Setup of build 46:
// SimpleCPU
module SimpleCPU(clk, rst, data_fromRAM, wrEn, addr_toRAM, data_toRAM, pCounter);
For scale: about 5,300 cells after synthesis, roughly 87 I/O pins, ~41,000 um^2 of cells after synthesis.
Settings: LEC_CHECK=0, CAP_MARGIN=10, CORE_MARGIN=2, CORE_UTILIZATION=72, CTS_CLUSTER_DIAMETER=105, CTS_CLUSTER_SIZE=57, HOLD_SLACK_MARGIN=0.3, MAX_ROUTING_LAYER=met4, PLACE_DENSITY_LB_ADDON=0.01, SETUP_SLACK_MARGIN=2.17, SLEW_MARGIN=20, TNS_END_PERCENT=40; clock period 7.64 ns.
run.sh (not shown) runs the stock make flow with config.mk's settings and CLKGATE_MAP_FILE=.
Build 46 never completed; the flow aborted with a tool error in global routing.
--- input diff build 46..build 80 ---
Settings: changing CAP_MARGIN from 10 to 20; removing HOLD_SLACK_MARGIN (formerly 0.3); changing CORE_UTILIZATION from 72 to 52; removing SETUP_SLACK_MARGIN (formerly 2.17); removing PLACE_DENSITY_LB_ADDON (formerly 0.01); removing MAX_ROUTING_LAYER (formerly met4); removing CTS_CLUSTER_DIAMETER (formerly 105); removing TNS_END_PERCENT (formerly 40); removing CTS_CLUSTER_SIZE (formerly 57); changing the clock period (ns, I/O delays scaled along) from 7.64 to 14.0.
Findings:
Finished, but not clean: build 80, with setup timing.
From build 46 to build 80, number of hold buffers added after CTS did not move at all.
In terms of share of the yosys chip area belonging to registers, build 80 and build 46 differ only marginally.
Looking at height of the chip, build 80 sits 17% higher than build 46 does.
Going from build 46 to build 80, HPWL after detailed placement shows an increase of 6.0%, die outline width shows an increase of about 17%, count of buffers added by post-CTS timing repair for setup shows a reduction of 30, count of input and output buffers shows no meaningful change.
Lower pre-CTS setup slack goes to build 46 over build 80.
Build 46 → build 80: floorplan-stage core utilization decreased by 21 points relative to the old numbers, area of the die went up about 40%.
### build 80 -> build 34
Settings: an added CORE_ASPECT_RATIO of 0.95; a change of CAP_MARGIN from 20 to 30; an added CTS_CLUSTER_DIAMETER of 325; a change of CORE_MARGIN from 2 to 4; a change of SLEW_MARGIN from 20 to 0; an added TNS_END_PERCENT of 90; an added CTS_CLUSTER_SIZE of 93; an added GPL_ROUTABILITY_DRIVEN of 0; a change of CORE_UTILIZATION from 52 to 40; an added MAX_ROUTING_LAYER of met4; an added CELL_PAD_IN_SITES_DETAIL_PLACEMENT of 1; an added PLACE_DENSITY of 0.9; an added MIN_ROUTING_LAYER of met2.
==> comparison <==
From build 80 to build 34, post-synthesis average cell area did not move at all. Per the comparison of build 34 with build 80, number of buffer cells added on primary ports did not really move, die size went up, share of synthesized registers carrying an async set or reset did not really move, number of enable-type register cells in the synthesized netlist did not really move. Effective utilization at floorplan delta for build 34 relative to build 80: 12 points lower. Build 34 and build 80 ended up with roughly the same post-synthesis instance area. Re number of standard cells reported by yosys: no difference whatsoever between build 34 and build 80. No final results exist for build 34, since it was stopped by error GRT-0116 during global routing. The standard cell core area number comes out lower for build 80 vs build 34. Build 34 vs build 80 — cell area after placement dropped slightly. The post-CTS setup buffer count in build 34 was higher than what build 80 gave.
Setup changes, build 34 to build 50
Settings: PLACE_DENSITY no longer set, was 0.9; MAX_ROUTING_LAYER no longer set, was met4; GPL_ROUTABILITY_DRIVEN no longer set, was 0; CELL_PAD_IN_SITES_DETAIL_PLACEMENT no longer set, was 1; MIN_ROUTING_LAYER no longer set, was met2; SLEW_MARGIN now 20, was 0; HOLD_SLACK_MARGIN now -0.07, previously not set; CORE_MARGIN now 2, was 4; TNS_END_PERCENT now 40, was 90; CTS_CLUSTER_DIAMETER now 386, was 325; CORE_ASPECT_RATIO no longer set, was 0.95; CAP_MARGIN now 20, was 30; CTS_CLUSTER_SIZE now 100, was 93.
Notes after the runs:
In the flow results for build 50 and build 34, the floorplan core density is smaller on build 50. As far as count of clock tree sinks goes, build 50 and build 34 are indistinguishable; the numbers are identical. Build 50 completed every stage of the flow, and the final layout passed the timing, DRC and antenna checks. The run showing the smaller die extent in y is build 34.

== run 1 ==
SimpleCPU again, from the RTL that the note above started with.
==> flow/config.mk <==
export PLATFORM = sky130hd
export DESIGN_NAME = SimpleCPU
export DESIGN_NICKNAME = SimpleCPU
export VERILOG_FILES = /design/flow/design.v
export SDC_FILE = /design/flow/constraint.sdc
export NUM_CORES = 4
export LEC_CHECK = 0
export CAP_MARGIN = 20
export CORE_MARGIN = 2
export CORE_UTILIZATION = 72
export CTS_CLUSTER_DIAMETER = 190
export CTS_CLUSTER_SIZE = 97
export SLEW_MARGIN = 20
==> flow/constraint.sdc <==
create_clock -name core_clock -period 12.0 [get_ports {clk}]
set_input_delay 2.4000 -clock core_clock [delete_from_list [all_inputs] [get_ports {clk}]]
set_output_delay 2.4000 -clock core_clock [all_outputs]
set_load 0.01 [all_outputs]
Run 1 did not run to completion, as it errored out during global routing.
[inputs] run 2 vs run 1
Settings: an added SETUP_SLACK_MARGIN of 2.3; a change of CORE_UTILIZATION from 72 to 58; an added TNS_END_PERCENT of 20; a deleted CTS_CLUSTER_SIZE that had been 97; a deleted CTS_CLUSTER_DIAMETER that had been 190; a change of the clock period (ns, I/O delays scaled along) from 12.0 to 14.0.
[summary]
Run 1 -> run 2: number of nets produced by synthesis delta 0, exact match
Among run 2 and run 1, a clean, completed layout was produced by run 2 alone.
Tool error GRT-0116 stopped run 1 during global routing; no final results.
Run 1 -> run 2: number of rows in the core area increased by more than 10%
Run 2 -> run 1: portion of the post-synthesis area used by sequential elements delta 0, exact match
On run 2: buffer count from post-CTS setup fixing is 30 higher than what run 1 gave.
[run 2] placed wire-length estimate fell about 0.45% relative to run 1
Summary of run 2 over run 1: die extent in y up 11%, horizontal die dimension higher, pre-CTS worst setup slack climbed 0.78 ns.
Diff run 1 -> run 2 | cell area after placement | down by a few percent
Compared with run 1, run 2 shows a die area that is 24% higher.
The following lists how run 3 was set up differently from run 2:
Settings: CORE_UTILIZATION changed from 58 to 40; CORE_MARGIN changed from 2 to 7; CTS_CLUSTER_SIZE newly set to 98; PLACE_DENSITY_LB_ADDON newly set to 0.03; CTS_CLUSTER_DIAMETER newly set to 232; SETUP_SLACK_MARGIN removed (was 2.3); ABC_AREA newly set to 1; TNS_END_PERCENT changed from 20 to 10.
==> results <==
Summary of the comparison: total power after layout is higher in run 3, relative to run 2.
Amount of wire on met3 after detailed routing delta for run 3 relative to run 2: 14,000 um lower
Relative to run 2, the number of instances in the synthesized netlist measured on run 3 has increased by more than 10%.
The inputs of run 4 differ from those of run 3 as listed below.
Settings: CORE_MARGIN changed from 7 to 2; CTS_CLUSTER_DIAMETER removed (was 232); TNS_END_PERCENT removed (was 10); CTS_CLUSTER_SIZE removed (was 98); CORE_UTILIZATION changed from 40 to 63; ABC_AREA removed (was 1); SETUP_SLACK_MARGIN newly set to 2.15; PLACE_DENSITY_LB_ADDON removed (was 0.03).
### Flow results
Cmp run 3 and run 4 / netlist area before placement / higher: run 3. Every run in run 3 and run 4 closed cleanly, with the single exception of run 4. The yosys stat chip area in run 4 sits 4.4% below the value recorded for run 3. Compare run 3 and run 4 | mux cell area share after synthesis lower: run 3.
For run 5, these inputs were changed with respect to run 4:
Settings: PLACE_DENSITY_LB_ADDON newly set to 0.03; HOLD_SLACK_MARGIN newly set to -0.07; SETUP_SLACK_MARGIN removed (was 2.15); CELL_PAD_IN_SITES_GLOBAL_PLACEMENT newly set to 3; CTS_CLUSTER_SIZE newly set to 95; TNS_END_PERCENT newly set to 40; CORE_UTILIZATION changed from 63 to 40; CTS_CLUSTER_DIAMETER newly set to 386.
- Mean instance size in the synthesized netlist came out exactly the same in run 5 and run 4.
- Between run 4 and run 5, number of core rows increased.
- Relative to run 4, the placed cell count measured on run 5 has increased by a little under 10%.
- Run 5 reached the final stage; the timing, DRC and antenna checks on its layout passed.
- Changes observed in run 5 relative to run 4: async set or reset register ratio after synthesis held; die area went up 57%.
No activity file was given, so power comes from the tool's default toggle rates.
